## flow/run.sh

```bash
#!/bin/bash
# the make line also repeats each setting of config.mk as NAME=value (left out here)
make -C /OpenROAD-flow-scripts/flow DESIGN_CONFIG=/design/flow/config.mk WORK_HOME=/design/flow/orfs CLKGATE_MAP_FILE= finish
```

## flow/config.mk

```make
export PLATFORM = sky130hd
export DESIGN_NAME = nn_image_top
export DESIGN_NICKNAME = nn_image_top
export VERILOG_FILES = /design/flow/design.v
export SDC_FILE = /design/flow/constraint.sdc
export NUM_CORES = 4
export LEC_CHECK = 0
export CAP_MARGIN = 30
export CELL_PAD_IN_SITES_DETAIL_PLACEMENT = 0
export CORE_ASPECT_RATIO = 1.11
export CORE_MARGIN = 2
export CORE_UTILIZATION = 70
export CTS_CLUSTER_SIZE = 35
export MAX_ROUTING_LAYER = met4
export SETUP_SLACK_MARGIN = -0.54
export SLEW_MARGIN = 20
```

## flow/constraint.sdc

```tcl
create_clock -name core_clock -period 9.01 [get_ports {clk}]
set_input_delay 1.8020 -clock core_clock [delete_from_list [all_inputs] [get_ports {clk}]]
set_output_delay 1.8020 -clock core_clock [all_outputs]
set_load 0.01 [all_outputs]
```

## flow/design.v

```verilog
`timescale 1ns/1ps
package nn_pkg;
 localparam int K_SIZE = 3;
 localparam int PROD_W = 17;
 localparam int ACC_CONV_W = PROD_W + $clog2(K_SIZE*K_SIZE);
 localparam int RES_W = ACC_CONV_W + 1;
 localparam int W_W = 8;
 localparam int ACC_FC_W = 40;
 localparam int SHIFT_NORM = 6;
endpackage
`timescale 1ns/1ps
module window_gen_3x3_flat #(
 parameter int IMG_W = 8,
 parameter int IMG_H = 8
)(
 input logic clk,
 input logic rst,
 input logic in_valid,
 input logic signed [8:0] in_pixel,
 output logic win_valid,
 output logic [80:0] win_flat,  
 output logic [$clog2(IMG_W)-1:0] out_x,
 output logic [$clog2(IMG_H)-1:0] out_y
);
 logic signed [8:0] line1 [0:IMG_W-1];
 logic signed [8:0] line2 [0:IMG_W-1];
 logic signed [8:0] s0[0:2], s1[0:2], s2[0:2];
 int unsigned x, y;
 integer k;
 task automatic put9(input int idx, input logic signed [8:0] val);
 begin
 win_flat[idx*9 +: 9] <= val;
 end
 endtask
 always_ff @(posedge clk) begin
 if (rst) begin
 x <= 0; y <= 0;
 win_valid <= 0;
 out_x <= '0; out_y <= '0;
 win_flat <= '0;
 for (k = 0; k < IMG_W; k = k + 1) begin
 line1[k] <= '0;
 line2[k] <= '0;
 end
 for (k = 0; k < 3; k = k + 1) begin
 s0[k] <= '0; s1[k] <= '0; s2[k] <= '0;
 end
 end else begin
 win_valid <= 0;
 if (in_valid) begin
 s0[0] <= s0[1]; s0[1] <= s0[2]; s0[2] <= line2[x];
 s1[0] <= s1[1]; s1[1] <= s1[2]; s1[2] <= line1[x];
 s2[0] <= s2[1]; s2[1] <= s2[2]; s2[2] <= in_pixel;
 line2[x] <= line1[x];
 line1[x] <= in_pixel;
 if (y >= 2 && x >= 2) begin
 put9(0, s0[1]); put9(1, s0[2]); put9(2, line2[x]);
 put9(3, s1[1]); put9(4, s1[2]); put9(5, line1[x]);
 put9(6, s2[1]); put9(7, s2[2]); put9(8, in_pixel);
 win_valid <= 1;
 out_x <= x - 2;
 out_y <= y - 2;
 end
 if (x == IMG_W-1) begin
 x <= 0;
 if (y != IMG_H-1) y <= y + 1;
 else y <= 0;
 end else begin
 x <= x + 1;
 end
 end
 end
 end
endmodule
`timescale 1ns/1ps
import nn_pkg::*;
module nn_block_flat #(
 parameter int SHIFT_NORM = nn_pkg::SHIFT_NORM
)(
 input logic clk,
 input logic rst,
 input logic [80:0] win_flat,
 input logic signed [7:0] k00, k01, k02,
 input logic signed [7:0] k10, k11, k12,
 input logic signed [7:0] k20, k21, k22,
 input logic signed [7:0] bias,
 input logic signed [7:0] scale,
 input logic signed [7:0] offset,
 input logic signed [W_W-1:0] w0,
 input logic signed [W_W-1:0] w1,
 input logic signed [W_W-1:0] w2,
 output logic signed [RES_W-1:0] conv_result,
 output logic signed [RES_W-1:0] norm_result,
 output logic signed [ACC_FC_W-1:0] acc0,
 output logic signed [ACC_FC_W-1:0] acc1,
 output logic signed [ACC_FC_W-1:0] acc2
);
 function automatic logic signed [8:0] pix(input int idx);
 begin
 pix = $signed(win_flat[idx*9 +: 9]);
 end
 endfunction
 integer signed sum_temp;
 integer signed sum_next;
 always_comb begin
 sum_temp =
 pix(0)*k00 + pix(1)*k01 + pix(2)*k02 +
 pix(3)*k10 + pix(4)*k11 + pix(5)*k12 +
 pix(6)*k20 + pix(7)*k21 + pix(8)*k22;
 sum_next = (sum_temp <<< 1) + $signed(bias);
 end
 logic signed [RES_W-1:0] conv_reg;
 always_ff @(posedge clk) begin
 if (rst) conv_reg <= '0;
 else conv_reg <= sum_next[RES_W-1:0];
 end
 always_ff @(posedge clk) begin
 if (rst) conv_result <= '0;
 else conv_result <= conv_reg;
 end
 localparam int PROD_W = RES_W + 8;
 logic signed [PROD_W-1:0] prod;
 integer signed prod_shifted;
 integer signed sum_off;
 integer signed norm_next;
 always_comb begin
 prod = $signed(conv_reg) * $signed(scale);
 if (SHIFT_NORM > 0) prod_shifted = $signed(prod) >>> SHIFT_NORM;
 else if (SHIFT_NORM < 0) prod_shifted = $signed(prod) <<< (-SHIFT_NORM);
 else prod_shifted = $signed(prod);
 sum_off = prod_shifted + $signed(offset);
 norm_next = (sum_off < 0) ? 0 : sum_off;
 end
 always_ff @(posedge clk) begin
 if (rst) norm_result <= '0;
 else norm_result <= norm_next[RES_W-1:0];
 end
 always_comb begin
 acc0 = $signed(norm_result) * $signed(w0);
 acc1 = $signed(norm_result) * $signed(w1);
 acc2 = $signed(norm_result) * $signed(w2);
 end
endmodule
`timescale 1ns/1ps
import nn_pkg::*;
module nn_image_top #(
 parameter int IMG_W = 8,
 parameter int IMG_H = 8
)(
 input logic clk,
 input logic rst,
 input logic in_valid,
 input logic signed [8:0] in_pixel,
 input logic signed [7:0] k00, k01, k02,
 input logic signed [7:0] k10, k11, k12,
 input logic signed [7:0] k20, k21, k22,
 input logic signed [7:0] bias,
 input logic signed [7:0] scale,
 input logic signed [7:0] offset,
 input logic signed [W_W-1:0] w0,
 input logic signed [W_W-1:0] w1,
 input logic signed [W_W-1:0] w2,
 output logic out_valid,
 output logic signed [RES_W-1:0] conv_result,
 output logic signed [RES_W-1:0] norm_result,
 output logic signed [ACC_FC_W-1:0] acc0,
 output logic signed [ACC_FC_W-1:0] acc1,
 output logic signed [ACC_FC_W-1:0] acc2,
 output logic [$clog2(IMG_W)-1:0] out_x,
 output logic [$clog2(IMG_H)-1:0] out_y
);
 logic win_valid;
 logic [80:0] win_flat;  
 logic [$clog2(IMG_W)-1:0] win_x;
 logic [$clog2(IMG_H)-1:0] win_y;
 window_gen_3x3_flat #(
 .IMG_W(IMG_W),
 .IMG_H(IMG_H)
 ) u_win (
 .clk (clk),
 .rst (rst),
 .in_valid (in_valid),
 .in_pixel (in_pixel),
 .win_valid(win_valid),
 .win_flat (win_flat),
 .out_x (win_x),
 .out_y (win_y)
 );
 nn_block_flat #(
 .SHIFT_NORM(SHIFT_NORM)
 ) u_core (
 .clk (clk),
 .rst (rst),
 .win_flat (win_flat),
 .k00(k00), .k01(k01), .k02(k02),
 .k10(k10), .k11(k11), .k12(k12),
 .k20(k20), .k21(k21), .k22(k22),
 .bias (bias),
 .scale (scale),
 .offset (offset),
 .w0(w0),
 .w1(w1),
 .w2(w2),
 .conv_result(conv_result),
 .norm_result(norm_result),
 .acc0(acc0),
 .acc1(acc1),
 .acc2(acc2)
 );
 logic [1:0] vpipe;
 logic [$clog2(IMG_W)-1:0] x_pipe0, x_pipe1;
 logic [$clog2(IMG_H)-1:0] y_pipe0, y_pipe1;
 always_ff @(posedge clk) begin
 if (rst) begin
 vpipe <= 2'b00;
 x_pipe0 <= '0; x_pipe1 <= '0;
 y_pipe0 <= '0; y_pipe1 <= '0;
 end else begin
 vpipe <= {vpipe[0], win_valid};
 if (win_valid) begin
 x_pipe0 <= win_x;
 y_pipe0 <= win_y;
 end
 x_pipe1 <= x_pipe0;
 y_pipe1 <= y_pipe0;
 end
 end
 assign out_valid = vpipe[1];
 assign out_x = x_pipe1;
 assign out_y = y_pipe1;
endmodule
```

==> results of run 1 <==
per-stage QoR:
stage | hold WS, ns | area [µm²] | utilization, % | TNS (ns)
2_1_floorplan | 0.414 | 70200 | - | -2.38
3_3_place_gp | 0.420 | 79300 | 79.9 | -42.17
3_5_place_dp | 0.427 | 79300 | 80.0 | -44.94
4_1_cts | 0.444 | 81500 | 82.1 | -25.94
5_1_grt | 0.456 | 82200 | 82.8 | -32.28
6_report | 0.444 | 82200 | 82.9 | -15.83
final cells by class:
type,instances,area (µm²),share of cell area [%]
Inverter,1565,5880,7.15
Multi-Input combinational cell,5240,54200,65.9
Clock inverter,35,389,0.473
Sequential cell,433,10100,12.3
Tap cell,1302,1630,1.98
Clock buffer,47,1130,1.38
Timing Repair Buffer,1075,8870,10.8
Antenna cell,11,27.5,0.0335
metal layers:
metal | global-route usage, % | wire (µm)
met1 | 40.7 | 65100
met2 | 66.9 | 96100
met3 | 3.57 | 9480
met4 | 22.0 | 13000
met5 | - | 0
what timing repair did:
item,4_1_cts,5_1_grt
gates cloned,0,3
resized,320,210
pin swaps,144,113
buffers inserted,20,21
endpoints found under the setup margin,40,58
==> run summary, run 1 <==
RSZ-0062 raised after global routing - yes
Largest type area fraction - 35.2%
Post-synth top cells - inv_1, fa_1, and2_1
Least-Margin Pin Slew - 0.991 ns
Final WS setup - -0.844 ns
Final Skew - 0.0516 ns
synthesized area - 69800 µm²
P&R area growth vs syn - 17.8%
core box area - 99200 µm²
dpl cells - 9588
num rows - 122
CTS tree - yes
Post-synth EDFFs - 144
total gr overflow - 0
Max FO, Critical Path - 6
Cells on Worst Hold Path - 1
most frequent cell after synthesis - inv_1
Port Buf Inserts - 302
Worst slew margin - 33.8%
max incr delay on CP - 0.52 ns
r2r setup slk - -0.09 ns
chip area - 102000 µm²
Yosys chip area - 69800 µm²
Yosys Instances - 7516
GP Congestion - 0.962
filler-free cell count of the finished design - 9708
WP data required - 9.48 ns
crit start category - input port
most used cell, CP - fa_1
reg2reg path depth - 38
reg2reg end - u_core.conv_reg[20]
DP Worst Slack - -1.83 ns
Yosys reg bits - 433
Routed Antenna Nets - 0
CP Capture Point - u_core.conv_reg[17]
worst path bufs/invs - 13
crit path kind - in -> reg
clock slew at reported path FFs - 0.07 ns
Log Warnings - 36
maximum root-to-sink buffer count - 3
DIE HEIGHT - 337 µm
drt wl/cell - 18.9 µm
Post-DP HPWL - 147 mm
synthesis warning total - 6
top_reg_cell synth - dfxtp_1
post-synthesis mux area share - 2.07%
Critical path origin - k10[2]
boundary pin count - 303
Crit Reg-Reg Startpoint - u_win.win_flat[14]
TritonCTS buffer count - 44
Async SR Flop Fraction - 0%
yosys simple share - 17.0%
Top delay family on crit path - adder cells
Detailed Route Iter0 Violations - 3298
Final Cycle Share - 109%
largest net degree at the start of global routing - 88
DRT Pass-1 Iters - 6
hold_buf cts - 0
Adder-Cell Fraction of Synth Area - 45.6%
Layout Nets - 10297
Yosys top cell by area - fa_1
SO Faults - negative setup slack
initial antenna violation count - 15
final setup vio count - 63
status - failed layout checks
minimum clock period - 9.85 ns
detailed-route vias per instance - 5.62
Main logic family - adder cells
yosys aoi share - 6.04%
CTS Sinks - 433
floorplan core density - 70.3%
Synth Net Count - 9454
vias in the first global route - 58377
achievable frequency - 0.101 GHz
DIE WIDTH - 304 µm
maxcap violations - 0
Via Count - 54523
DRC errors left - 0
synth unique cells - 66
XORs/XNORs by Area - 4.68%
critical path's slowest cell - fa_1
Synth Instances - 7516
Hold Crit Class - reg -> reg
root buffer cell - clkbuf_16
Latency at later pin - 0.63 ns
hold_sp - vpipe[0]
CTS H-Tree Depth - 2
WL final - 184 mm
Slew Viols, Final - 0
GRT Overall Usage - 37.4%
Crit path depth - 39
filler instances - 6144
first-pass GRT wire length - 294 mm
crit end category - flop
Largest cells by area - fa_1, ha_1, inv_1
syn_area_per_cell - 9.28 µm²
CP arrival - 10.33 ns
Hold Fails Final Rpt - 0
Min-Delay Endpoint - vpipe[1]
Synth Seq Share - 14.5%
==> run 2, diff against run 1 <==
- ABC_AREA: not set -> 1
- CAP_MARGIN: 30 -> 20
- CELL_PAD_IN_SITES_DETAIL_PLACEMENT: 0 -> not set
- CELL_PAD_IN_SITES_GLOBAL_PLACEMENT: not set -> 3
- CORE_ASPECT_RATIO: 1.11 -> not set
- CORE_MARGIN: 2 -> 9
- CORE_UTILIZATION: 70 -> 37
- CTS_CLUSTER_DIAMETER: not set -> 51
- CTS_CLUSTER_SIZE: 35 -> not set
- GPL_ROUTABILITY_DRIVEN: not set -> 0
- GPL_TIMING_DRIVEN: not set -> 0
- MAX_ROUTING_LAYER: met4 -> not set
- MIN_ROUTING_LAYER: not set -> met1
- PLACE_DENSITY_LB_ADDON: not set -> 0.19
- SETUP_SLACK_MARGIN: -0.54 -> 2.77
- clock period: 9.01 -> 14.6 ns (I/O delays scaled with it)
==> run 2 against run 1 <==
Compared with the run above:
- first-iteration DRC count is 27% higher
- global-route usage down 15 points
- utilization down 41 points
- clock skew shrank 0.0083 ns
- via count rose by 16%
- sequential share of layout area fell by 0.32 points
- cell area grew 2.7%
- area after synthesis grew 8.6%
- now clean on timing, DRC and antenna
- non-clock buffer count down 409
==> run summary, run 2 <==
critical-path cell list - clkdlybuf4s50_1 -> buf_2 -> nand2_1 -> inv_1 -> fa_1 -> inv_1 -> fa_1 -> fa_1 -> fa_1 -> inv_1 -> ha_1 -> a21oi_2 -> nand2_1 -> nand2_1 -> nand2_1 -> nand2_1 -> nand2_1 -> nand3_1 -> nand3_1 -> nand2_2 -> buf_4 -> clkdlybuf4s50_1
Crit path depth - 22
filler-free cell count of the finished design - 13229
CP Capture Point - acc1[39]
Slew Viols, Final - 0
Min-Delay Endpoint - y_pipe1[2]
Yosys chip area - 75800 µm²
Hold Crit Class - reg -> reg
Detailed Route Iter0 Violations - 4176
CTS H-Tree Depth - 2
root buffer cell - clkbuf_16
Final Cycle Share - 79.9%
DIE WIDTH - 471 µm
CTS Sinks - 433
XORs/XNORs by Area - 3.30%
drt wl/cell - 18.9 µm
Adder-Cell Fraction of Synth Area - 42.0%
Top delay family on crit path - adder cells
Via Count - 62996
Yosys top cell by area - fa_1
reg2reg end - u_core.conv_reg[21]
DIE HEIGHT - 471 µm
cell area after layout - 84400 µm²
maximum root-to-sink buffer count - 3
top_reg_cell synth - dfxtp_1
synthesized area - 75800 µm²
Final WS setup - 2.94 ns
dpl cells - 13097
Latency at later pin - 0.69 ns
Synth Instances - 10188
chip area - 221000 µm²
DRT Pass-1 Iters - 7
achievable frequency - 0.0857 GHz
Synth Seq Share - 13.3%
boundary pin count - 303
r2r setup slk - 5.08 ns
post-synthesis mux area share - 0.106%
final setup vio count - 0
Critical path origin - w1[4]
maxcap violations - 0
Yosys Instances - 10188
TNS Setup - 0 ns
Worst slew margin - 32.4%
Post-synth top cells - inv_1, nand2_1, fa_1
RSZ-0062 raised after global routing - no
CP arrival - 8.74 ns
synthesis warning total - 6
Max FO, Critical Path - 11
reg2reg path depth - 38
num rows - 165
synth unique cells - 48
total gr overflow - 0
DP Area - 81500 µm²
first-pass GRT wire length - 389 mm
worst path bufs/invs - 7
Routed Antenna Nets - 0
status - no timing/DRC/antenna violations
crit end category - output port
Cells on Worst Hold Path - 2
Async SR Flop Fraction - 0%
Largest cells by area - fa_1, inv_1, nand2_1
Port Buf Inserts - 237
detailed-route vias per instance - 4.76
Final Skew - 0.0434 ns
Main logic family - adder cells
TritonCTS buffer count - 61
syn_area_per_cell - 7.44 µm²
DP Worst Slack - 1.59 ns
P&R area growth vs syn - 11.3%
GRT Overall Usage - 22.4%
yosys simple share - 19.4%
largest net degree at the start of global routing - 20
Layout Nets - 12436
Hold Fails Final Rpt - 0
crit path kind - in -> out
Post-DP HPWL - 218 mm
Post-synth EDFFs - 144
critical path's slowest cell - clkdlybuf4s50_1
Synth Net Count - 12126
crit start category - input port
core box area - 203000 µm²
clock slew at reported path FFs - 0.06 ns
max incr delay on CP - 0.60 ns
floorplan core density - 37.3%
Log Warnings - 32
most frequent cell after synthesis - inv_1
minimum clock period - 11.66 ns
WP data required - 11.68 ns
Yosys reg bits - 433
CTS tree - yes
WL final - 250 mm
vias in the first global route - 64759
Largest type area fraction - 32.4%
most used cell, CP - nand2_1
yosys aoi share - 5.82%
hold_sp - y_pipe0[2]
DRC errors left - 0
initial antenna violation count - 14
Least-Margin Pin Slew - 1.01 ns
Crit Reg-Reg Startpoint - u_win.win_flat[62]
-- run 2: stage by stage --
step                util [%]  hold slack, ns
floorplan                  -           0.388
global placement        40.2           0.410
detailed placement      40.2           0.412
CTS                     41.3           0.422
global route            41.6           0.430
finish                  41.6           0.422
-- run 2: what timing repair did --
item,CTS,global route
pin swaps,3,19
cloned,0,1
endpoints found under the setup margin,59,65
resized,53,166
hold buffers,0,0
setup buffers,0,9
-- run 2: metal layers --
layer | global-route usage [%] | share of wire (%) | up-vias
met5 | 0 | 0.023 | -
met2 | 35.5 | 44 | 1324
met4 | 3.31 | 1.5 | 8
li1 | - | - | 30471
met1 | 32.7 | 48 | 31006
met3 | 3.56 | 5.8 | 187
-- run 2: area by class of cell --
cell class	instances	area [µm²]
Antenna cell	7	17.5
Buffer	420	1890
Clock buffer	73	1620
Clock inverter	42	633
Fill cell	21538	119000
Inverter	2764	10400
Multi-Input combinational cell	6571	53900
Sequential cell	433	10100
Tap cell	2672	3340
Timing Repair Buffer	246	2450
Timing Repair inverter	1	5.00
==> run 3, diff against run 2 <==
- ABC_AREA: 1 -> not set
- CELL_PAD_IN_SITES_GLOBAL_PLACEMENT: 3 -> not set
- CORE_MARGIN: 9 -> 2
- CORE_UTILIZATION: 37 -> 68
- CTS_CLUSTER_DIAMETER: 51 -> not set
- GPL_ROUTABILITY_DRIVEN: 0 -> not set
- GPL_TIMING_DRIVEN: 0 -> not set
- MAX_ROUTING_LAYER: not set -> met4
- MIN_ROUTING_LAYER: met1 -> not set
- PLACE_DENSITY_LB_ADDON: 0.19 -> not set
- SETUP_SLACK_MARGIN: 2.77 -> -0.48
- clock period: 14.6 -> 8.21 ns (I/O delays scaled with it)
==> run 3 against run 2 <==
Compared with the run above:
- the layout now fails its checks (negative setup slack)
- sequential share of layout area shrank 0.15 points
- wire length shrank 22%
- count of clock-buffer cells in the layout shrank 14
- worst setup slack lost 4.5 ns
- global-route usage grew 15 points
- critical path depth grew 18
- cell area grew 1.2%
- via count shrank 11%
- non-clock buffer count grew 621
- area after synthesis shrank 7.9%
- critical endpoint is now u_core.conv_reg[20]
==> run summary, run 3 <==
RSZ-0062 raised after global routing - yes
Async SR Flop Fraction - 0%
worst path bufs/invs - 12
reg2reg path depth - 39
final setup vio count - 77
Yosys chip area - 69800 µm²
Synth Instances - 7516
max incr delay on CP - 0.52 ns
drt wl/cell - 19.4 µm
DRT Pass-1 Iters - 5
Top delay family on crit path - adder cells
Yosys Instances - 7516
synth unique cells - 66
Crit Reg-Reg Startpoint - u_win.win_flat[74]
num rows - 117
most used cell, CP - fa_1
Detailed Route Iter0 Violations - 3541
TritonCTS buffer count - 49
CTS H-Tree Depth - 2
Synth Net Count - 9454
TNS Setup - -26.53 ns
Worst slew margin - 13.2%
Least-Margin Pin Slew - 1.30 ns
detailed-route vias per instance - 5.60
DIE HEIGHT - 324 µm
chip area - 105000 µm²
P&R area growth vs syn - 22.4%
most frequent cell after synthesis - inv_1
minimum clock period - 9.75 ns
hold_sp - u_win.s0[1][8]
Crit path depth - 40
critical path's slowest cell - fa_1
Hold Crit Class - reg -> reg
Largest cells by area - fa_1, ha_1, inv_1
CTS tree - yes
status - failed layout checks
maxcap violations - 0
Main logic family - adder cells
Hold Fails Final Rpt - 0
Synth Seq Share - 14.5%
Latency at later pin - 0.66 ns
Cells on Worst Hold Path - 2
Layout Nets - 10514
CP Capture Point - u_core.conv_reg[20]
Max FO, Critical Path - 6
top_reg_cell synth - dfxtp_1
clock slew at reported path FFs - 0.08 ns
maximum root-to-sink buffer count - 3
GP Congestion - 0.950
WL final - 194 mm
crit end category - flop
synthesized area - 69800 µm²
Post-synth top cells - inv_1, fa_1, and2_1
r2r setup slk - -0.86 ns
achievable frequency - 0.103 GHz
vias in the first global route - 60584
yosys aoi share - 6.04%
Final Cycle Share - 119%
Via Count - 55995
DRC errors left - 0
DIE WIDTH - 324 µm
Slew Viols, Final - 0
DP Worst Slack - -2.49 ns
Yosys top cell by area - fa_1
Final Skew - 0.0553 ns
Adder-Cell Fraction of Synth Area - 45.6%
largest net degree at the start of global routing - 81
hold slack - 0.415 ns
root buffer cell - clkbuf_16
cell area after layout - 85400 µm²
Routed Antenna Nets - 0
initial antenna violation count - 8
Final WS setup - -1.54 ns
WP data required - 8.68 ns
DP Area - 81200 µm²
GRT Overall Usage - 37.8%
XORs/XNORs by Area - 4.68%
CTS Sinks - 433
core box area - 102000 µm²
Min-Delay Endpoint - u_win.win_flat[8]
Yosys reg bits - 433
synthesis warning total - 6
boundary pin count - 303
total gr overflow - 0
CP arrival - 10.22 ns
SO Faults - negative setup slack
Largest type area fraction - 35.2%
syn_area_per_cell - 9.28 µm²
Post-DP HPWL - 152 mm
reg2reg end - u_core.conv_reg[20]
floorplan core density - 68.6%
crit path kind - in -> reg
yosys simple share - 17.0%
first-pass GRT wire length - 309 mm
crit start category - input port
Port Buf Inserts - 302
post-synthesis mux area share - 2.07%
Log Warnings - 36
Critical path origin - k22[2]
Post-synth EDFFs - 144
## run 3: layout make-up
class / count / area, µm²
tap: 1368 / 1710
timing repair buffer: 1287 / 10700
multi-input combinational: 5240 / 55300
fill: 5955 / 16300
clock inverter: 33 / 470
clock buffer: 59 / 1320
antenna: 7 / 17.5
inverter: 1565 / 5870
sequential: 433 / 10100
## run 3: per-layer routing
metal / track usage (%) / up-vias / routed length (µm) / share of wire [%]
met5: - / - / 0 / 0
met4: 20.3 / 0 / 12300 / 6.4
met3: 4.65 / 682 / 10900 / 5.6
met2: 65.8 / 2125 / 101000 / 52
met1: 42.4 / 28111 / 69900 / 36
li1: - / 25077 / - / -
## run 3: metrics by stage
stage | instances | utilization, %
after floorplan | 7516 | -
after global placement | 9874 | 79.8
after detailed placement | 9874 | 79.8
after CTS | 9973 | 83.0
after global routing | 9992 | 84.0
final | 9992 | 84.0
## run 3: repair_timing
item                       4_1_cts  5_1_grt
resized                        714      350
setup buffers                   36       35
setup endpoints to repair       77       70
hold buffers                     0        0
gates cloned                     3        5
pin swaps                      252      222
==> run 4, diff against run 3 <==
- CORE_UTILIZATION: 68 -> 28
- HOLD_SLACK_MARGIN: not set -> -0.05
- MIN_ROUTING_LAYER: not set -> met2
- SETUP_SLACK_MARGIN: -0.48 -> 0.34
- SLEW_MARGIN: 20 -> 25
- clock period: 8.21 -> 12.0 ns (I/O delays scaled with it)
==> run 4 against run 3 <==
Compared with the run above:
- now clean on timing, DRC and antenna
- final cell count grew 12%
- clock skew is 0.017 ns higher
- die area increased by 140%
- worst setup slack improved by 2.2 ns
- synthesized cell count unchanged
==> run summary, run 4 <==
status - no timing/DRC/antenna violations
worst path bufs/invs - 5
Crit Reg-Reg Startpoint - u_win.win_flat[47]
WL final - 201 mm
initial antenna violation count - 4
maxcap violations - 0
yosys simple share - 17.0%
chip area - 253000 µm²
drt wl/cell - 18.0 µm
minimum clock period - 11.35 ns
CTS H-Tree Depth - 2
core box area - 248000 µm²
Port Buf Inserts - 302
Synth Seq Share - 14.5%
Synth Net Count - 9454
GRT Overall Usage - 25.0%
P&R area growth vs syn - 13.2%
Post-synth top cells - inv_1, fa_1, and2_1
Main logic family - adder cells
Cells on Worst Hold Path - 1
WP data required - 9.60 ns
total gr overflow - 0
Least-Margin Pin Slew - 1.12 ns
crit end category - output port
Slew Viols, Final - 0
TritonCTS buffer count - 53
Max FO, Critical Path - 12
DIE WIDTH - 503 µm
Worst slew margin - 25.6%
largest net degree at the start of global routing - 120
Largest cells by area - fa_1, ha_1, inv_1
Synth Instances - 7516
CP arrival - 8.95 ns
Async SR Flop Fraction - 0%
Adder-Cell Fraction of Synth Area - 45.6%
most frequent cell after synthesis - inv_1
Crit path depth - 18
hold_sp - vpipe[0]
DRC errors left - 0
yosys aoi share - 6.04%
crit start category - input port
Final Cycle Share - 94.6%
synth unique cells - 66
Largest type area fraction - 35.2%
reg2reg end - u_core.conv_reg[20]
Log Warnings - 37
num rows - 183
number of gates resized after CTS - 0
RSZ-0062 raised after global routing - no
Post-CTS Setup Bufs - 0
critical path's slowest cell - clkdlybuf4s50_1
CP Capture Point - acc0[27]
maximum root-to-sink buffer count - 3
Min-Delay Endpoint - vpipe[1]
max incr delay on CP - 0.86 ns
clock slew at reported path FFs - 0.06 ns
Routed Antenna Nets - 0
CTS Sinks - 433
most used cell, CP - fa_1
CTS tree - yes
DRT Pass-1 Iters - 8
DIE HEIGHT - 503 µm
crit path kind - in -> out
vias in the first global route - 81244
TNS Setup - 0 ns
Detailed Route Iter0 Violations - 9428
Post-synth EDFFs - 144
Hold Fails Final Rpt - 0
syn_area_per_cell - 9.28 µm²
floorplan core density - 28.1%
GP Congestion - 0.999
Final Skew - 0.0723 ns
synthesis warning total - 6
Post-DP HPWL - 158 mm
synthesized area - 69800 µm²
XORs/XNORs by Area - 4.68%
Latency at later pin - 0.72 ns
boundary pin count - 303
r2r setup slk - 2.57 ns
root buffer cell - clkbuf_16
Yosys Instances - 7516
final setup vio count - 0
hold_buf cts - 0
Yosys top cell by area - fa_1
critical-path cell list - clkdlybuf4s50_1 -> buf_4 -> nand2_1 -> fa_1 -> fa_1 -> fa_1 -> inv_1 -> fa_1 -> ha_1 -> inv_1 -> or3_1 -> or4b_1 -> nand3_1 -> a311o_1 -> a21o_1 -> a21oi_1 -> xnor2_1 -> clkdlybuf4s50_1
Yosys chip area - 69800 µm²
achievable frequency - 0.0881 GHz
top_reg_cell synth - dfxtp_1
Via Count - 69211
Critical path origin - w0[6]
Yosys reg bits - 433
reg2reg path depth - 37
Top delay family on crit path - adder cells
Layout Nets - 9676
Hold Crit Class - reg -> reg
detailed-route vias per instance - 6.21
post-synthesis mux area share - 2.07%
first-pass GRT wire length - 314 mm
==> run 4: layout make-up <==
class / count / area, µm²
antenna: 37 / 92.6
clock buffer: 70 / 1480
clock inverter: 30 / 332
fill: 25803 / 169000
inverter: 1565 / 5870
multi-input combinational: 5240 / 52700
sequential: 433 / 10100
tap: 3330 / 4170
timing repair buffer: 445 / 4200
==> run 4: metrics by stage <==
stage | setup WS, ns | hold slack, ns | utilization, % | std cells | area, µm²
after CTS | 0.500 | 0.453 | 31.7 | 11111 | 78700
after detailed placement | 0.171 | 0.431 | 31.0 | 11011 | 76900
after global placement | 0.206 | 0.432 | 31.0 | 11011 | 76900
final | 0.648 | 0.454 | 31.8 | 11150 | 79000
after floorplan | 1.36 | 0.414 | - | 7516 | 69800
after global routing | 0.321 | 0.457 | 31.8 | 11129 | 79000
==> run 4: metal layers <==
metal / global-route usage, % / vias up / share of wire [%]
met5: - / - / 0
li1: - / 23317 / -
met4: 2.88 / 0 / 6.0
met2: 28.8 / 18606 / 52
met1: - / 25873 / 0
met3: 33.3 / 1415 / 42
==> run 5, diff against run 4 <==
- CORE_UTILIZATION: 28 -> 72
- HOLD_SLACK_MARGIN: -0.05 -> -0.08
- MIN_ROUTING_LAYER: met2 -> not set
- PLACE_DENSITY: not set -> 0.63
- SETUP_SLACK_MARGIN: 0.34 -> -0.48
- SLEW_MARGIN: 25 -> 20
- clock period: 12.0 -> 8.21 ns (I/O delays scaled with it)
==> run 5 against run 4 <==
Compared with the run above:
- the layout now fails its checks (negative setup slack)
- wire length up 0.13%
- synthesized cell count unchanged
- first-iteration DRC count shrank 51%
- register-to-register slack worse by 3.7 ns
- critical path depth up 22
- critical endpoint is now u_core.conv_reg[20]
==> run summary, run 5 <==
CP Capture Point - u_core.conv_reg[20]
r2r setup slk - -1.12 ns
Final Cycle Share - 120%
minimum clock period - 9.89 ns
CTS H-Tree Depth - 2
most frequent cell after synthesis - inv_1
crit start category - input port
reg2reg end - u_core.conv_reg[20]
root buffer cell - clkbuf_16
maximum root-to-sink buffer count - 3
Yosys chip area - 69800 µm²
Post-synth top cells - inv_1, fa_1, and2_1
Largest cells by area - fa_1, ha_1, inv_1
max layer used - met4
largest net degree at the start of global routing - 152
worst path bufs/invs - 10
TritonCTS buffer count - 48
Latency at later pin - 0.64 ns
Crit path depth - 40
post-synthesis mux area share - 2.07%
Detailed Route Iter0 Violations - 4580
status - failed layout checks
max incr delay on CP - 0.54 ns
Worst slew margin - 20.5%
Final Skew - 0.0332 ns
num rows - 114
Async SR Flop Fraction - 0%
CTS tree - yes
Post-synth EDFFs - 144
Critical path origin - k22[0]
Min-Delay Endpoint - u_win.win_flat[59]
Final WS setup - -1.68 ns
RSZ-0062 raised after global routing - yes
syn_area_per_cell - 9.28 µm²
detailed-route vias per instance - 5.79
Yosys reg bits - 433
hold_sp - u_win.s2[1][5]
M1 wire length - 69.6 mm
clock slew at reported path FFs - 0.08 ns
floorplan core density - 72.4%
final setup vio count - 86
Hold Fails Final Rpt - 0
CTS Sinks - 433
Yosys top cell by area - fa_1
Synth Seq Share - 14.5%
Largest type area fraction - 35.2%
DRC errors left - 0
DRT Pass-1 Iters - 8
Slew Viols, Final - 0
Port Buf Inserts - 302
maxcap violations - 0
drt wl/cell - 20.3 µm
DP Area - 80900 µm²
Via Count - 57365
reg2reg path depth - 36
Synth Net Count - 9454
synthesized area - 69800 µm²
crit end category - flop
dpl cells - 9749
Routed Antenna Nets - 0
vias in the first global route - 61778
CP arrival - 10.39 ns
Yosys Instances - 7516
critical path's slowest cell - fa_1
initial antenna violation count - 11
most used cell, CP - fa_1
Top delay family on crit path - adder cells
P&R area growth vs syn - 21.6%
Log Warnings - 40
total gr overflow - 0
WL final - 201 mm
Max FO, Critical Path - 4
chip area - 99400 µm²
XORs/XNORs by Area - 4.68%
Synth Instances - 7516
core box area - 96400 µm²
Cells on Worst Hold Path - 2
synth unique cells - 66
GRT Overall Usage - 41.5%
metal3 WL - 14.2 mm
post-layout util - 88.0%
Least-Margin Pin Slew - 1.17 ns
cell area after layout - 84800 µm²
yosys aoi share - 6.04%
boundary pin count - 303
first-pass GRT wire length - 314 mm
GP Congestion - 0.979
top_reg_cell synth - dfxtp_1
filler-free cell count of the finished design - 9900
yosys simple share - 17.0%
Crit Reg-Reg Startpoint - u_win.win_flat[4]
synthesis warning total - 6
SO Faults - negative setup slack
Post-DP HPWL - 152 mm
achievable frequency - 0.101 GHz
Layout Nets - 10511
crit path kind - in -> reg
DIE HEIGHT - 315 µm
Hold Crit Class - reg -> reg
Adder-Cell Fraction of Synth Area - 45.6%
Main logic family - adder cells
WP data required - 8.71 ns
DIE WIDTH - 315 µm
met2 routed WL - 101 mm
run 5: through the flow:
stage | hold WS (ns) | setup slack, ns | TNS [ns]
2_1_floorplan | 0.414 | -1.23 | -14.46
3_3_place_gp | 0.435 | -2.27 | -86.40
3_5_place_dp | 0.441 | -2.44 | -96.46
4_1_cts | 0.450 | -1.24 | -35.33
5_1_grt | 0.456 | -1.92 | -46.61
6_report | 0.451 | -1.68 | -31.36
run 5: routing by layer:
layer	global-route usage (%)	vias to the layer above
li1	-	25055
met1	46.0	28450
met2	70.9	2862
met3	5.54	998
met4	25.7	0
met5	-	-
run 5: what timing repair did:
action,CTS,global route
setup buffers,64,40
pin swaps,259,179
setup endpoints to repair,76,72
cloned,4,1
hold buffers,0,0
gates resized,668,281
run 5: area by class of cell:
class | count | area [µm²]
clock buffer | 61 | 1300
multi-input combinational | 5240 | 55100
antenna | 13 | 32.5
tap | 1276 | 1600
clock inverter | 27 | 312
fill | 4816 | 11600
inverter | 1565 | 5880
timing repair buffer | 1285 | 10500
sequential | 433 | 10100
==> run 6, diff against run 5 <==
- CORE_UTILIZATION: 72 -> 61
- CTS_CLUSTER_DIAMETER: not set -> 28
- HOLD_SLACK_MARGIN: -0.08 -> not set
- MAX_ROUTING_LAYER: met4 -> not set
- PLACE_DENSITY: 0.63 -> not set
- SETUP_SLACK_MARGIN: -0.48 -> 2.55
- clock period: 8.21 -> 8.91 ns (I/O delays scaled with it)
==> run 6 against run 5 <==
Compared with the run above:
- utilization fell by 11 points
- die area rose by 18%
- highest routed layer is now met5
- critical path type unchanged
- largest cell class unchanged
- the layout still fails its checks (negative setup slack)
- first-iteration DRC count fell by 42%
- cell area rose by 3.6%
==> run summary, run 6 <==
status - failed layout checks
SO Faults - negative setup slack
clock slew at reported path FFs - 0.05 ns
max incr delay on CP - 0.62 ns
initial antenna violation count - 15
synth unique cells - 66
TritonCTS buffer count - 92
root buffer cell - clkbuf_16
DIE WIDTH - 342 µm
CP Capture Point - u_core.conv_reg[21]
achievable frequency - 0.103 GHz
r2r setup slk - 0.01 ns
DP Area - 80800 µm²
vias in the first global route - 58682
Crit path depth - 41
WP data required - 9.39 ns
Min-Delay Endpoint - vpipe[1]
post-layout util - 77.2%
Cells on Worst Hold Path - 1
Least-Margin Pin Slew - 1.12 ns
Final Cycle Share - 109%
CP arrival - 10.16 ns
Largest cells by area - fa_1, ha_1, inv_1
Final Skew - 0.0403 ns
hold_sp - vpipe[0]
GP Congestion - 0.918
Detailed Route Iter0 Violations - 2656
Crit Reg-Reg Startpoint - u_win.win_flat[57]
Yosys top cell by area - fa_1
Top delay family on crit path - adder cells
Async SR Flop Fraction - 0%
Latency at later pin - 0.67 ns
yosys aoi share - 6.04%
hold slack - 0.431 ns
WL final - 186 mm
Hold Fails Final Rpt - 0
CTS Sinks - 433
Worst slew margin - 25.3%
Post-DP HPWL - 147 mm
chip area - 117000 µm²
crit end category - flop
Synth Seq Share - 14.5%
XORs/XNORs by Area - 4.68%
Hold Crit Class - reg -> reg
CTS H-Tree Depth - 3
Largest type area fraction - 35.2%
post-synthesis mux area share - 2.07%
Post-synth top cells - inv_1, fa_1, and2_1
P&R area growth vs syn - 26.0%
Max FO, Critical Path - 5
critical path's slowest cell - fa_2
cell area after layout - 87900 µm²
first-pass GRT wire length - 300 mm
CTS tree - yes
hold_buf cts - 0
GRT Overall Usage - 32.3%
Log Warnings - 36
Routed Antenna Nets - 0
Synth Instances - 7516
yosys simple share - 17.0%
final setup vio count - 10
RSZ-0062 raised after global routing - yes
maximum root-to-sink buffer count - 3
DIE HEIGHT - 342 µm
DRC errors left - 0
DRT Pass-1 Iters - 5
most used cell, CP - fa_1
minimum clock period - 9.68 ns
Port Buf Inserts - 302
crit start category - input port
reg2reg path depth - 38
Yosys chip area - 69800 µm²
total gr overflow - 0
drt wl/cell - 18.2 µm
TNS Setup - -4.83 ns
top_reg_cell synth - dfxtp_1
Synth Net Count - 9454
Adder-Cell Fraction of Synth Area - 45.6%
most frequent cell after synthesis - inv_1
synthesis warning total - 6
maxcap violations - 0
reg2reg end - u_core.conv_reg[21]
crit path kind - in -> reg
Slew Viols, Final - 0
largest net degree at the start of global routing - 97
floorplan core density - 61.3%
syn_area_per_cell - 9.28 µm²
core box area - 114000 µm²
Yosys reg bits - 433
Yosys Instances - 7516
detailed-route vias per instance - 5.30
Main logic family - adder cells
Critical path origin - k20[4]
Via Count - 53970
synthesized area - 69800 µm²
Final WS setup - -0.769 ns
worst path bufs/invs - 10
num rows - 124
Post-synth EDFFs - 144
boundary pin count - 303
Layout Nets - 10522
## run 6: cell type report
type | instances | area, µm²
multi-input combinational | 5240 | 56100
fill | 7992 | 26000
timing repair buffer | 1252 | 10700
sequential | 433 | 10100
inverter | 1565 | 5890
clock buffer | 107 | 2450
tap | 1512 | 1890
clock inverter | 64 | 754
antenna | 13 | 32.5
## run 6: routing by layer
metal | share of wire (%) | wire length [µm] | global-route usage (%)
met5 | 0.020 | 37 | 0
met1 | 39 | 72300 | 39.0
met3 | 4.3 | 8070 | 3.46
met4 | 6.1 | 11400 | 16.9
met2 | 51 | 93800 | 57.1
## run 6: repair_timing
item                                    in CTS  in global routing
pin swaps                                  399                306
endpoints found under the hold margin        0                  0
cloned                                      13                  1
setup buffers                              116                 48
gates resized                             1102                289
endpoints found under the setup margin     150                148
## run 6: stage by stage
stage          worst slack (ns)  cells
6_report                 -0.769  10186
5_1_grt                   -1.04  10181
4_1_cts                  -0.587  10124
3_5_place_dp              -1.81   9824
3_3_place_gp              -1.71   9823
2_1_floorplan            -0.667   7516
==> run 7, diff against run 6 <==
- CORE_MARGIN: 2 -> 7
- CORE_UTILIZATION: 61 -> 28
- CTS_CLUSTER_DIAMETER: 28 -> not set
- GPL_ROUTABILITY_DRIVEN: not set -> 0
- GPL_TIMING_DRIVEN: not set -> 0
- HOLD_SLACK_MARGIN: not set -> -0.05
- MAX_ROUTING_LAYER: not set -> met4
- MIN_ROUTING_LAYER: not set -> met2
- SETUP_SLACK_MARGIN: 2.55 -> 0.34
- SLEW_MARGIN: 20 -> 25
- clock period: 8.91 -> 12.0 ns (I/O delays scaled with it)
==> run 7 against run 6 <==
Compared with the run above:
- area after synthesis stayed put
- flip-flop count stayed put
- the run now finishes clean
- first-iteration DRC count went up to 4.3 times the previous value
==> run summary, run 7 <==
crit end category - flop
syn_area_per_cell - 9.28 µm²
Synth Instances - 7516
yosys simple share - 17.0%
maximum root-to-sink buffer count - 3
first-pass GRT wire length - 325 mm
minimum clock period - 11.59 ns
DRC errors left - 0
Hold Fails Final Rpt - 0
DIE HEIGHT - 513 µm
top_reg_cell synth - dfxtp_1
RSZ-0062 raised after global routing - no
Crit Reg-Reg Startpoint - u_win.win_flat[56]
synth unique cells - 66
num rows - 183
post-synthesis mux area share - 2.07%
Routed Antenna Nets - 0
Async SR Flop Fraction - 0%
Slew Viols, Final - 0
worst path bufs/invs - 7
CTS H-Tree Depth - 2
GRT Overall Usage - 24.9%
crit start category - input port
Layout Nets - 9795
most frequent cell after synthesis - inv_1
CP Capture Point - u_core.conv_reg[21]
FF/Latch Area - 10100 µm²
yosys aoi share - 6.04%
r2r setup slk - 1.88 ns
P&R area growth vs syn - 13.7%
max incr delay on CP - 0.60 ns
hold_sp - u_win.s2[1][3]
Crit path depth - 38
DRT Pass-1 Iters - 13
maxcap violations - 0
clock slew at reported path FFs - 0.07 ns
root buffer cell - clkbuf_16
Synth Net Count - 9454
total gr overflow - 0
Log Warnings - 31
CTS tree - yes
core box area - 248000 µm²
Yosys chip area - 69800 µm²
DP Area - 76800 µm²
CTS Sinks - 433
synthesis warning total - 6
Max FO, Critical Path - 9
WL final - 211 mm
boundary pin count - 303
reg2reg path depth - 36
largest net degree at the start of global routing - 19
critical path's slowest cell - fa_1
detailed-route vias per instance - 6.22
Least-Margin Pin Slew - 1.11 ns
Min-Delay Endpoint - u_win.win_flat[57]
hold slack - 0.457 ns
Largest type area fraction - 35.2%
final setup vio count - 0
Detailed Route Iter0 Violations - 11357
Main logic family - adder cells
Yosys Instances - 7516
Adder-Cell Fraction of Synth Area - 45.6%
WP data required - 12.50 ns
filler instances - 25771
Post-synth top cells - inv_1, fa_1, and2_1
most used cell, CP - fa_1
DP Worst Slack - -0.462 ns
Top delay family on crit path - adder cells
initial antenna violation count - 7
Synth Seq Share - 14.5%
DIE WIDTH - 513 µm
status - no timing/DRC/antenna violations
Final Cycle Share - 96.6%
floorplan core density - 28.1%
CP arrival - 12.09 ns
Via Count - 70201
Post-DP HPWL - 170 mm
drt wl/cell - 18.7 µm
synthesized area - 69800 µm²
logic area - 53000 µm²
vias in the first global route - 80446
achievable frequency - 0.0863 GHz
Largest cells by area - fa_1, ha_1, inv_1
Port Buf Inserts - 282
XORs/XNORs by Area - 4.68%
Yosys reg bits - 433
Critical path origin - k20[0]
Final WS setup - 0.412 ns
Cells on Worst Hold Path - 2
Post-synth EDFFs - 144
chip area - 263000 µm²
Worst slew margin - 25.8%
cell area after layout - 79300 µm²
Hold Crit Class - reg -> reg
crit path kind - in -> reg
TritonCTS buffer count - 49
Latency at later pin - 0.67 ns
reg2reg end - u_core.conv_reg[21]
Final Skew - 0.0615 ns
Yosys top cell by area - fa_1
[run 7: final cells by class]
| type | count | share of cell area, % |
|---|---|---|
| multi-input cells | 5240 | 66.9 |
| diodes | 60 | 0.189 |
| repair buffers | 290 | 3.72 |
| clock buffers | 63 | 1.73 |
| well taps | 3330 | 5.25 |
| plain buffers | 278 | 1.61 |
| flip-flops and latches | 433 | 12.7 |
| clock inverters | 27 | 0.448 |
| inverters | 1565 | 7.41 |
[run 7: routing by layer]
metal | GRT usage (%) | routed length (µm) | up-vias
met5 | - | 0 | -
met4 | 4.22 | 19100 | 0
met3 | 32.2 | 86200 | 2033
met2 | 29.3 | 106000 | 18456
met1 | - | 0 | 26141
li1 | - | - | 23571
[run 7: through the flow]
step | util, % | setup TNS (ns) | instances
after global placement | 30.9 | -10.35 | 11128
final | 32.0 | 0 | 11286
after CTS | 31.7 | 0 | 11220
after detailed placement | 31.0 | -0.798 | 11129
after floorplan | - | 0 | 7516
after global routing | 31.9 | 0 | 11245
[run 7: what timing repair did]
| action | in CTS | in global routing |
|---|---|---|
| pin swaps | 1 | 8 |
| buffers inserted | 1 | 6 |
| resized | 18 | 227 |
| hold buffers | 0 | 0 |
| endpoints found under the setup margin | 28 | 63 |
==> run 8, diff against run 7 <==
- CTS_CLUSTER_DIAMETER: not set -> 174
- GPL_ROUTABILITY_DRIVEN: 0 -> 1
- HOLD_SLACK_MARGIN: -0.05 -> 0.22
- MIN_ROUTING_LAYER: met2 -> met1
- TNS_END_PERCENT: not set -> 50
==> run 8 against run 7 <==
Compared with the run above:
- still clean
- maximum frequency increased by 0.29%
- clock skew increased by 0.015 ns
- non-clock buffer count down 5
- synthesized cell count did not move
- cell area down 0.51%
- global-route usage down 9.7 points
- critical endpoint is now acc0[27]
- highest routed layer unchanged
==> run summary, run 8 <==
crit end category - output port
critical path's slowest cell - clkdlybuf4s50_1
synth unique cells - 66
DIE WIDTH - 513 µm
achievable frequency - 0.0865 GHz
Final Cycle Share - 96.3%
Min-Delay Endpoint - u_win.win_flat[61]
synthesis warning total - 6
core box area - 248000 µm²
post-synthesis mux area share - 2.07%
max incr delay on CP - 0.68 ns
Hold Crit Class - reg -> reg
dpl cells - 11129
Yosys top cell by area - fa_1
Yosys chip area - 69800 µm²
boundary pin count - 303
Synth Seq Share - 14.5%
filler instances - 25859
DRT Pass-1 Iters - 5
hold slack - 0.461 ns
Largest cells by area - fa_1, ha_1, inv_1
CP arrival - 9.15 ns
Main logic family - adder cells
Layout Nets - 9792
Async SR Flop Fraction - 0%
floorplan core density - 28.1%
Slew Viols, Final - 0
CP Capture Point - acc0[27]
most frequent cell after synthesis - inv_1
worst path bufs/invs - 5
maximum root-to-sink buffer count - 3
hold_sp - u_win.s2[1][7]
post-layout util - 31.8%
Hold Fails Final Rpt - 0
TNS Setup - 0 ns
GP Congestion - 0.918
clock slew at reported path FFs - 0.06 ns
first-pass GRT wire length - 310 mm
Worst slew margin - 28.3%
Max FO, Critical Path - 10
initial antenna violation count - 22
synthesized area - 69800 µm²
CTS tree - yes
Cells on Worst Hold Path - 2
Synth Instances - 7516
reg2reg end - u_core.conv_reg[21]
crit start category - input port
hold_buf cts - 0
Adder-Cell Fraction of Synth Area - 45.6%
CTS H-Tree Depth - 2
DIE HEIGHT - 513 µm
Critical path origin - w0[3]
root buffer cell - clkbuf_16
total gr overflow - 0
Port Buf Inserts - 282
Log Warnings - 33
filler-free cell count of the finished design - 11234
reg2reg path depth - 38
Post-synth top cells - inv_1, fa_1, and2_1
Top delay family on crit path - adder cells
Latency at later pin - 0.66 ns
Least-Margin Pin Slew - 1.08 ns
Largest type area fraction - 35.2%
largest net degree at the start of global routing - 19
final setup vio count - 0
Crit path depth - 20
Yosys Instances - 7516
critical-path cell list - clkdlybuf4s50_1 -> clkbuf_2 -> and2_1 -> fa_1 -> inv_1 -> fa_1 -> fa_1 -> inv_1 -> fa_1 -> ha_1 -> o21a_1 -> o21ai_0 -> or3_1 -> or4b_1 -> nand3_1 -> a311o_1 -> a21o_1 -> a21oi_1 -> xnor2_1 -> clkdlybuf4s50_1
Crit Reg-Reg Startpoint - u_win.win_flat[51]
P&R area growth vs syn - 13.1%
RSZ-0062 raised after global routing - yes
CTS Sinks - 433
maxcap violations - 0
Post-synth EDFFs - 144
Post-DP HPWL - 170 mm
yosys simple share - 17.0%
Synth Net Count - 9454
num rows - 183
drt wl/cell - 17.4 µm
XORs/XNORs by Area - 4.68%
most used cell, CP - fa_1
yosys aoi share - 6.04%
Via Count - 51375
GRT Overall Usage - 15.2%
crit path kind - in -> out
chip area - 263000 µm²
WL final - 196 mm
TritonCTS buffer count - 51
DRC errors left - 0
Detailed Route Iter0 Violations - 2883
WP data required - 9.60 ns
Final Skew - 0.0767 ns
Yosys reg bits - 433
syn_area_per_cell - 9.28 µm²
vias in the first global route - 55572
Routed Antenna Nets - 0
detailed-route vias per instance - 4.57
status - no timing/DRC/antenna violations
r2r setup slk - 2.09 ns
top_reg_cell synth - dfxtp_1
minimum clock period - 11.55 ns
==> run 8: layout make-up <==
type | instances | area, µm² | share of cell area [%]
Clock inverter | 31 | 434 | 0.550
Sequential cell | 433 | 10100 | 12.8
Multi-Input combinational cell | 5240 | 52700 | 66.8
Clock buffer | 64 | 1380 | 1.74
Buffer | 278 | 1250 | 1.59
Timing Repair Buffer | 285 | 2930 | 3.71
Antenna cell | 8 | 20.0 | 0.0254
Tap cell | 3330 | 4170 | 5.28
Inverter | 1565 | 5870 | 7.44
==> run 8: repair_timing <==
item / 4_1_cts / 5_1_grt
hold endpoints to repair: 0 / 0
pin swaps: 0 / 5
setup endpoints to repair: 35 / 53
buffers inserted: 0 / 2
gates resized: 9 / 116
==> run 8: per-stage QoR <==
stage,cell area [µm²],worst slack [ns]
CTS,78700,0.310
detailed placement,76800,-0.365
finish,78900,0.445
global placement,76800,-0.670
floorplan,69800,1.36
global route,78900,0.216
==> run 8: metal layers <==
| layer | vias to the layer above | wire length (µm) | part of all wire, % | global-route usage (%) |
|---|---|---|---|---|
| met5 | - | 0 | 0 | - |
| met4 | 0 | 5870 | 3.0 | 3.87 |
| met3 | 288 | 12800 | 6.5 | 2.26 |
| met2 | 1445 | 96700 | 49 | 26.5 |
| met1 | 25957 | 80500 | 41 | 18.5 |
| li1 | 23685 | - | - | - |
==> run 9, diff against run 8 <==
- CORE_MARGIN: 7 -> 2
- CTS_CLUSTER_DIAMETER: 174 -> not set
- GPL_ROUTABILITY_DRIVEN: 1 -> not set
- GPL_TIMING_DRIVEN: 0 -> not set
- HOLD_SLACK_MARGIN: 0.22 -> not set
- MIN_ROUTING_LAYER: met1 -> not set
- SLEW_MARGIN: 25 -> 20
- TNS_END_PERCENT: 50 -> not set
==> run 9 against run 8 <==
Compared with the run above:
- still clean
- via count is 3.0% lower
- die area shrank 3.9%
- cell area decreased by 0.65%
- highest routed layer unchanged
==> run summary, run 9 <==
status - no timing/DRC/antenna violations
Synth Net Count - 9454
Min-Delay Endpoint - u_win.win_flat[66]
drt wl/cell - 16.9 µm
Final WS setup - 0.737 ns
final setup vio count - 0
Routed Antenna Nets - 0
Hold Crit Class - reg -> reg
initial antenna violation count - 16
hold_sp - u_win.s2[2][3]
WL final - 187 mm
Crit path depth - 19
worst path bufs/invs - 4
Latency at later pin - 0.69 ns
Post-CTS Setup Bufs - 0
synthesis warning total - 6
achievable frequency - 0.0888 GHz
critical path's slowest cell - clkdlybuf4s50_1
DIE WIDTH - 503 µm
most used cell, CP - fa_1
Main logic family - adder cells
Port Buf Inserts - 302
WP data required - 9.60 ns
minimum clock period - 11.26 ns
Least-Margin Pin Slew - 1.09 ns
reg2reg end - u_core.conv_reg[21]
GP Congestion - 0.932
Via Count - 49849
P&R area growth vs syn - 12.3%
number of gates resized after CTS - 0
critical-path cell list - clkdlybuf4s50_1 -> and2_1 -> fa_1 -> inv_1 -> fa_1 -> fa_1 -> inv_1 -> fa_1 -> ha_1 -> o21a_1 -> o21ai_0 -> or3_1 -> or4b_1 -> nand3_1 -> a311o_1 -> a21o_1 -> a21oi_1 -> xnor2_1 -> clkdlybuf4s50_1
RSZ-0062 raised after global routing - no
Synth Instances - 7516
Yosys top cell by area - fa_1
Detailed Route Iter0 Violations - 2680
first-pass GRT wire length - 299 mm
synth unique cells - 66
filler-free cell count of the finished design - 11081
root buffer cell - clkbuf_16
CTS H-Tree Depth - 2
chip area - 253000 µm²
Synth Seq Share - 14.5%
GRT Overall Usage - 15.3%
Yosys Instances - 7516
boundary pin count - 303
yosys simple share - 17.0%
clock slew at reported path FFs - 0.06 ns
Cells on Worst Hold Path - 2
XORs/XNORs by Area - 4.68%
total gr overflow - 0
Adder-Cell Fraction of Synth Area - 45.6%
Layout Nets - 9638
r2r setup slk - 2.73 ns
Slew Viols, Final - 0
floorplan core density - 28.1%
num rows - 183
Hold Fails Final Rpt - 0
CP arrival - 8.86 ns
Largest type area fraction - 35.2%
syn_area_per_cell - 9.28 µm²
Post-DP HPWL - 156 mm
DRC errors left - 0
DIE HEIGHT - 503 µm
yosys aoi share - 6.04%
detailed-route vias per instance - 4.50
maximum root-to-sink buffer count - 3
Async SR Flop Fraction - 0%
CTS tree - yes
crit start category - input port
Max FO, Critical Path - 15
post-layout util - 31.6%
post-synthesis mux area share - 2.07%
core box area - 248000 µm²
dpl cells - 10977
Final Skew - 0.0770 ns
Post-synth EDFFs - 144
CTS Sinks - 433
Yosys reg bits - 433
synthesized area - 69800 µm²
crit path kind - in -> out
CP Capture Point - acc0[27]
TNS Setup - 0 ns
DRT Pass-1 Iters - 6
top_reg_cell synth - dfxtp_1
Log Warnings - 31
maxcap violations - 0
max incr delay on CP - 0.82 ns
TritonCTS buffer count - 51
DP Worst Slack - 0.0867 ns
Largest cells by area - fa_1, ha_1, inv_1
Yosys chip area - 69800 µm²
crit end category - output port
reg2reg path depth - 37
hold_buf cts - 0
Post-synth top cells - inv_1, fa_1, and2_1
Top delay family on crit path - adder cells
most frequent cell after synthesis - inv_1
Final Cycle Share - 93.9%
Crit Reg-Reg Startpoint - u_win.win_flat[20]
Critical path origin - w0[3]
vias in the first global route - 53313
Worst slew margin - 27.0%
largest net degree at the start of global routing - 81
-- run 9: cell type report --
type,instances,area (µm²)
diodes,10,25.0
clock buffers,62,1350
clock inverters,32,358
fillers,25788,170000
inverters,1565,5870
multi-input cells,5240,52600
flip-flops and latches,433,10100
well taps,3330,4170
repair buffers,409,3870
-- run 9: metal layers --
| metal | vias to the layer above | track usage (%) | share of wire [%] |
|---|---|---|---|
| li1 | 23331 | - | - |
| met1 | 25127 | 19.3 | 43 |
| met2 | 1152 | 25.9 | 48 |
| met3 | 239 | 1.62 | 5.0 |
| met4 | 0 | 4.36 | 3.3 |
| met5 | - | - | 0 |
-- run 9: stage by stage --
stage / hold slack (ns) / cell area [µm²]
2_1_floorplan: 0.414 / 69800
3_3_place_gp: 0.430 / 76600
3_5_place_dp: 0.445 / 76600
4_1_cts: 0.418 / 78300
5_1_grt: 0.440 / 78400
6_report: 0.429 / 78400
==> run 10, diff against run 9 <==
- CORE_UTILIZATION: 28 -> 57
- MAX_ROUTING_LAYER: met4 -> not set
- SETUP_SLACK_MARGIN: 0.34 -> 2.55
- clock period: 12.0 -> 9.7 ns (I/O delays scaled with it)
==> run 10 against run 9 <==
Compared with the run above:
- now fails the layout checks on negative setup slack
- wire length grew 0.28%
- non-clock buffer count grew 655
- critical endpoint is now u_core.conv_reg[20]
- hold slack gained 0.023 ns
- first-iteration DRC count grew 11%
==> run summary, run 10 <==
Synth Seq Share - 14.5%
Main logic family - adder cells
Post-synth top cells - inv_1, fa_1, and2_1
total gr overflow - 0
Top delay family on crit path - adder cells
Final WS setup - -0.00675 ns
reg2reg end - u_core.conv_reg[21]
Yosys chip area - 69800 µm²
reg2reg path depth - 36
RSZ-0062 raised after global routing - yes
WL final - 188 mm
critical path's slowest cell - fa_2
floorplan core density - 57.4%
Least-Margin Pin Slew - 1.11 ns
Crit Reg-Reg Startpoint - u_win.win_flat[78]
GRT Overall Usage - 30.0%
top_reg_cell synth - dfxtp_1
Final Cycle Share - 100%
first-pass GRT wire length - 298 mm
CTS H-Tree Depth - 2
GR peak layer - met2
chip area - 125000 µm²
status - failed layout checks
hold_buf cts - 0
boundary pin count - 303
WP data required - 10.19 ns
Critical path origin - k21[0]
max incr delay on CP - 0.58 ns
P&R area growth vs syn - 21.6%
Hold Crit Class - reg -> reg
TritonCTS buffer count - 50
worst path bufs/invs - 8
Synth Net Count - 9454
maxcap violations - 0
hold_sp - u_win.s2[1][2]
GRT met1 Usage - 39.2%
Via Count - 52823
CTS Sinks - 433
crit path kind - in -> reg
Crit path depth - 38
DIE HEIGHT - 354 µm
yosys simple share - 17.0%
Routed Antenna Nets - 0
DIE WIDTH - 354 µm
Largest type area fraction - 35.2%
Detailed Route Iter0 Violations - 2969
synthesized area - 69800 µm²
Layout Nets - 10292
Post-synth EDFFs - 144
crit end category - flop
r2r setup slk - 0.89 ns
Max FO, Critical Path - 7
CP arrival - 10.20 ns
syn_area_per_cell - 9.28 µm²
XORs/XNORs by Area - 4.68%
CTS tree - yes
most frequent cell after synthesis - inv_1
Yosys Instances - 7516
clock slew at reported path FFs - 0.06 ns
most used cell, CP - fa_1
Largest cells by area - fa_1, ha_1, inv_1
synth unique cells - 66
achievable frequency - 0.103 GHz
Hold Fails Final Rpt - 0
maximum root-to-sink buffer count - 3
crit start category - input port
core box area - 122000 µm²
Yosys reg bits - 433
root buffer cell - clkbuf_16
post-layout util - 69.8%
Log Warnings - 36
Latency at later pin - 0.67 ns
DRT Pass-1 Iters - 5
final setup vio count - 2
post-synthesis mux area share - 2.07%
Cells on Worst Hold Path - 2
Yosys top cell by area - fa_1
vias in the first global route - 55437
initial antenna violation count - 14
num rows - 128
Slew Viols, Final - 0
Worst slew margin - 25.6%
Synth Instances - 7516
Min-Delay Endpoint - u_win.win_flat[56]
Final Skew - 0.0353 ns
M2 GR Usage - 52.3%
minimum clock period - 9.71 ns
yosys aoi share - 6.04%
CP Capture Point - u_core.conv_reg[20]
DRC errors left - 0
synthesis warning total - 6
Port Buf Inserts - 302
Async SR Flop Fraction - 0%
Post-DP HPWL - 149 mm
drt wl/cell - 18.7 µm
SO Faults - negative setup slack
Adder-Cell Fraction of Synth Area - 45.6%
detailed-route vias per instance - 5.27
grt met3 use - 3.03%
GP Congestion - 0.961
largest net degree at the start of global routing - 93
run 10: what timing repair did:
| action | in CTS | in global routing |
|---|---|---|
| pin swaps | 228 | 290 |
| resized | 580 | 497 |
| hold endpoints to repair | 0 | 0 |
| gates cloned | 5 | 7 |
| buffers inserted | 80 | 58 |
| endpoints found under the setup margin | 148 | 146 |
run 10: through the flow:
stage               instances  TNS, ns  instance area (µm²)  hold slack [ns]  worst slack (ns)
floorplan                7516  -0.0352                71600            0.414           -0.0352
global placement         9777    -9.81                79900            0.436             -1.16
detailed placement       9777   -10.74                79900            0.441             -1.20
CTS                      9954        0                83100            0.453            0.0209
global route            10026    -1.21                84900            0.465            -0.387
finish                  10027  -0.0120                84900            0.452          -0.00675
run 10: layout make-up:
class                      instances  area (µm²)
multi-input combinational       5240       55700
fill                            9678       36700
sequential                       433       10100
timing repair buffer            1064        9300
inverter                        1565        5890
tap                             1625        2030
clock buffer                      65        1380
clock inverter                    27         382
antenna                            8        20.0
run 10: per-layer routing:
| metal | vias up | routed length [µm] |
|---|---|---|
| li1 | 24624 | - |
| met3 | 287 | 8710 |
| met2 | 1235 | 93900 |
| met4 | 8 | 6940 |
| met1 | 26669 | 78000 |
| met5 | - | 55 |
